lagoon:
Design mult_top, start of the top module:
module mult_top(
	input 							clk, 
	input							rst_n,
	input							pipe_flush,
	input 			[32-1:0] 	mcand,
	input 			[32-1:0] 	mplier,
	input 			[4:0]	 		func,
	output logic 	[32-1:0] 	result
);
For scale: about 7,600 cells after synthesis, about 200 flip-flops, about 100 I/O pins.
clock: 3.85 ns
lec_check: 0
cap_margin: 20
core_margin: 2
core_utilization: 72
cts_cluster_diameter: 376
cts_cluster_size: 99
place_density: 0.39
slew_margin: 20
tns_end_percent: 5
run.sh (not shown) runs the stock make flow with config.mk's settings and CLKGATE_MAP_FILE=.
FAIL lagoon @ 5_1_grt: tool exited with error
### lagoon -> amber
==> flow/config.mk <==
export PLATFORM = sky130hd
export DESIGN_NAME = mult_top
export DESIGN_NICKNAME = mult_top
export VERILOG_FILES = /design/flow/design.v
export SDC_FILE = /design/flow/constraint.sdc
export NUM_CORES = 4
export LEC_CHECK = 0
export CAP_MARGIN = 20
export CORE_MARGIN = 2
export CORE_UTILIZATION = 67
export SLEW_MARGIN = 20
==> flow/constraint.sdc <==
create_clock -name core_clock -period 11.0 [get_ports {clk}]
set_input_delay 2.2000 -clock core_clock [delete_from_list [all_inputs] [get_ports {clk}]]
set_output_delay 2.2000 -clock core_clock [all_outputs]
set_load 0.01 [all_outputs]
--- outcome ---
amber ends up with lower initial core utilization than lagoon does. NOTE die span in y lagoon->amber increased by a few percent. On count of port buffers added during placement, amber and lagoon are basically level. amber: done, clean on timing, DRC and antenna. [amber] die area rose about 7% relative to lagoon.
diff inputs: amber => onyx
-- flow/config.mk --
<<< amber, line 8
export CAP_MARGIN = 20
export CORE_MARGIN = 2
export CORE_UTILIZATION = 67
export SLEW_MARGIN = 20
>>> onyx, line 8
export CAP_MARGIN = 20
export CORE_MARGIN = 2
export CORE_UTILIZATION = 71
export CTS_CLUSTER_SIZE = 33
export SETUP_SLACK_MARGIN = 2.47
export SLEW_MARGIN = 20
==> flow/constraint.sdc <==
create_clock -name core_clock -period 8.68 [get_ports {clk}]
set_input_delay 1.7360 -clock core_clock [delete_from_list [all_inputs] [get_ports {clk}]]
set_output_delay 1.7360 -clock core_clock [all_outputs]
set_load 0.01 [all_outputs]
onyx never completed, since it errored out during 5_1_grt.
Number of buffers created by CTS sits lower in onyx than in amber.
Higher die area goes to amber over onyx.
Diff amber -> onyx | die boundary width | down by a few percent
[inputs] raven vs onyx
-- flow/config.mk --
<<< onyx, line 8
export CAP_MARGIN = 20
export CORE_MARGIN = 2
export CORE_UTILIZATION = 71
export CTS_CLUSTER_SIZE = 33
export SETUP_SLACK_MARGIN = 2.47
export SLEW_MARGIN = 20
>>> raven, line 8
export CAP_MARGIN = 20
export CORE_MARGIN = 2
export CORE_UTILIZATION = 59
export SLEW_MARGIN = 20
==> flow/constraint.sdc <==
create_clock -name core_clock -period 12.2 [get_ports {clk}]
set_input_delay 2.4400 -clock core_clock [delete_from_list [all_inputs] [get_ports {clk}]]
set_output_delay 2.4400 -clock core_clock [all_outputs]
set_load 0.01 [all_outputs]
Findings:
In summary, raven completed successfully, with a layout that passed the timing, design-rule and antenna checks.
Post-place setup slack in raven is 1.27 ns above onyx.
Side by side, width of the die turned out higher in raven than in onyx.
onyx → raven: number of hold-repair buffers added at the cts stage held, half-perimeter wire length after placement went down 13 mm, number of placed instances with taps included went down 797.

========
wip/pepper:
The RTL this note starts from:
==> flow/design.v <==
`timescale 1ns/100ps
module mult(
	input 			clk,				
	input 			rst_n,				
	input 			pipe_flush,				
	input 	[63:0] 	a,				
	input 	[63:0] 	b,				
	output 	[63:0] 	result				
);
	wire [63:0] result_tmp;
	reg [63:0] pipe_reg_0;
	reg [63:0] pipe_reg_1;
	assign result_tmp = a*b;
	assign result = pipe_reg_1;
	always@(posedge clk or negedge rst_n) begin
		if(~rst_n) begin
			pipe_reg_0 <= 0;
			pipe_reg_1 <= 0;
		end
		else if(pipe_flush) begin
			pipe_reg_0 <= 0;
			pipe_reg_1 <= 0;
		end
		else begin
			pipe_reg_0 <= result_tmp;
			pipe_reg_1 <= pipe_reg_0;
		end
	end
endmodule  
`timescale 1ns/100ps
module mult_top(
	input 							clk, 
	input							rst_n,
	input							pipe_flush,
	input 			[32-1:0] 	mcand,
	input 			[32-1:0] 	mplier,
	input 			[4:0]	 		func,
	output logic 	[32-1:0] 	result
);
	localparam [4:0] ALU_ADD    = 5'h00;
	localparam [4:0] ALU_MUL    = 5'h0a;
	localparam [4:0] ALU_MULH   = 5'h0b;
	localparam [4:0] ALU_MULHSU = 5'h0c;
	localparam [4:0] ALU_MULHU  = 5'h0d;
	logic [32-1:0] mcand_in, mplier_in;
    logic signed [32-1:0] signed_mcand_in, signed_mplier_in;
    logic [2*32-1:0] product_out;
	logic signed [2*32-1:0] signed_product_out;
	logic [4:0] func_d0;
	logic [4:0] func_d1;
	assign mcand_in = mcand;
    assign mplier_in = mplier;
    assign signed_mcand_in = mcand;
    assign signed_mplier_in = mplier;
	always@(posedge clk or negedge rst_n) begin 
		if(~rst_n)begin 
			func_d0 <= ALU_ADD;
			func_d1 <= ALU_ADD;
		end
		else if(pipe_flush)begin
			func_d0 <= ALU_ADD;
			func_d1 <= ALU_ADD;
		end
		else begin
			func_d0 <= func;
			func_d1 <= func_d0;
		end
	end
    always_comb begin
        case(func_d1)
            ALU_MUL:	begin
            	result = signed_product_out[32-1:0];
            end    
            ALU_MULH:	begin
            	result = signed_product_out[2*32-1:32];
            end   
            ALU_MULHSU:	begin
            	result = product_out[2*32-1:32];
            end
            ALU_MULHU:	begin
            	result = product_out[2*32-1:32];
            end  
            default:	begin
            	result = 32'hfacebeec;   
            end    
        endcase
    end
	mult u_mult_signed(
		.clk(clk),
		.rst_n(rst_n),
		.pipe_flush(pipe_flush),
		.a({{32{signed_mcand_in[31]}},signed_mcand_in}),
		.b({{32{signed_mplier_in[31]}},signed_mplier_in}),
		.result(signed_product_out)
	);
	mult u_mult_unsigned(
		.clk(clk),
		.rst_n(rst_n),
		.pipe_flush(pipe_flush),
		.a({{32{mcand_in[31] & (func == ALU_MULHSU)}},mcand_in}),
		.b({32'b0,mplier_in}),
		.result(product_out)
	);
endmodule
clock: 10.0 ns
lec_check: 0
abc_area: 1
cap_margin: 20
cell_pad_in_sites_global_placement: 0
core_aspect_ratio: 0.89
core_margin: 2
core_utilization: 50
gpl_routability_driven: 0
gpl_timing_driven: 0
max_routing_layer: met5
min_routing_layer: met1
place_density_lb_addon: 0.02
setup_slack_margin: 2.2
slew_margin: 10
The inputs of wip/indigo differ from those of wip/pepper as listed below.
==> flow/config.mk <==
export PLATFORM = sky130hd
export DESIGN_NAME = mult_top
export DESIGN_NICKNAME = mult_top
export VERILOG_FILES = /design/flow/design.v
export SDC_FILE = /design/flow/constraint.sdc
export NUM_CORES = 4
export LEC_CHECK = 0
export CAP_MARGIN = 20
export CORE_MARGIN = 2
export CORE_UTILIZATION = 66
export CTS_CLUSTER_SIZE = 57
export SLEW_MARGIN = 20
==> flow/constraint.sdc <==
create_clock -name core_clock -period 9.24 [get_ports {clk}]
set_input_delay 1.8480 -clock core_clock [delete_from_list [all_inputs] [get_ports {clk}]]
set_output_delay 1.8480 -clock core_clock [all_outputs]
set_load 0.01 [all_outputs]
Notes after the runs:
[wip/indigo] flow finished | final checks: failed | reasons: negative setup slack. Number of core rows: higher on wip/pepper. Per the comparison of wip/indigo with wip/pepper, Yosys chip area went down, number of cells produced by synthesis went down by 1565. The proportion of synthesized chip area in sequential cells of wip/indigo exceeds that of wip/pepper by 0.28 points. Comparing wip/indigo and wip/pepper, the lower placed cell count is on wip/indigo. Diff wip/pepper -> wip/indigo: fraction of met3 tracks used by global routing shows a reduction of 3.5 points, design area shows a reduction of about 3%. Non-clock inverter total of the final layout ended up about 24% lower on wip/indigo than on wip/pepper. Logic depth of the worst path, buffers included in wip/indigo is 5.9% below wip/pepper. Sort wip/indigo and wip/pepper by area growth from synthesis to layout asc -> top: wip/pepper. The lower utilization of wip/indigo and wip/pepper is in wip/pepper.
For wip/willow, these inputs were changed with respect to wip/indigo:
-- flow/config.mk --
<<< wip/indigo, line 8
export CAP_MARGIN = 20
export CORE_MARGIN = 2
export CORE_UTILIZATION = 66
export CTS_CLUSTER_SIZE = 57
export SLEW_MARGIN = 20
>>> wip/willow, line 8
export CAP_MARGIN = 20
export CORE_MARGIN = 2
export CORE_UTILIZATION = 72
export MAX_ROUTING_LAYER = met4
export PLACE_DENSITY_LB_ADDON = 0.01
export SLEW_MARGIN = 20
==> flow/constraint.sdc <==
create_clock -name core_clock -period 10.5 [get_ports {clk}]
set_input_delay 2.1000 -clock core_clock [delete_from_list [all_inputs] [get_ports {clk}]]
set_output_delay 2.1000 -clock core_clock [all_outputs]
set_load 0.01 [all_outputs]
[summary]
Both conditions hold for wip/willow: the flow ran to the end and the final layout passed the timing, design-rule and antenna checks. Worst slew slack as a fraction of its limit ended up 1.3 points higher on wip/willow than on wip/indigo. wip/willow vs wip/indigo — critical path depth dropped 5. Synthesized area of wip/willow is on par with wip/indigo. Antenna diode instance count (higher): wip/indigo. wip/willow has die area below what wip/indigo had. Compared with wip/indigo, wip/willow shows a lower count of plain and timing-repair buffers in the layout. Final cell area: wip/willow below wip/indigo. Looking at uppermost layer routed, the met4 result is from wip/willow; the met5 one comes from wip/indigo.
### wip/willow -> wip/quartz
-- flow/config.mk --
<<< wip/willow, line 9
export CORE_MARGIN = 2
export CORE_UTILIZATION = 72
export MAX_ROUTING_LAYER = met4
export PLACE_DENSITY_LB_ADDON = 0.01
export SLEW_MARGIN = 20
>>> wip/quartz, line 9
export CORE_MARGIN = 2
export CORE_UTILIZATION = 72
export CTS_CLUSTER_SIZE = 100
export SLEW_MARGIN = 20
export TNS_END_PERCENT = 45
==> flow/constraint.sdc <==
create_clock -name core_clock -period 7.34 [get_ports {clk}]
set_input_delay 1.4680 -clock core_clock [delete_from_list [all_inputs] [get_ports {clk}]]
set_output_delay 1.4680 -clock core_clock [all_outputs]
set_load 0.01 [all_outputs]
==> results <==
- For wip/quartz, the flow was terminated by a tool error in global routing and produced no final design.
- On wip/quartz: HPWL reported at the end of detailed placement is 13000 µm higher than what wip/willow gave.
- Delta (wip/quartz minus wip/willow): proportion of register bits with asynchronous set or reset after synthesis now sits at about the same level, number of placed instances, taps included went up.
- Area fraction in mux cells came out exactly the same in wip/quartz and wip/willow.
- Die boundary height: wip/willow vs wip/quartz identical
- Going from wip/willow to wip/quartz, the setup fix buffers added after clock tree synthesis was found to have gone up by 179.
- As far as number of clock buffers inserted by TritonCTS goes, wip/willow and wip/quartz are indistinguishable; the numbers are identical.
- Area after detailed placement, wip/quartz and wip/willow: smaller value in wip/willow
- Going from wip/willow to wip/quartz, final RePlAce weighted congestion shrank slightly.
- Comparing wip/quartz against wip/willow, there is no change at all in number of buffers added on ports.
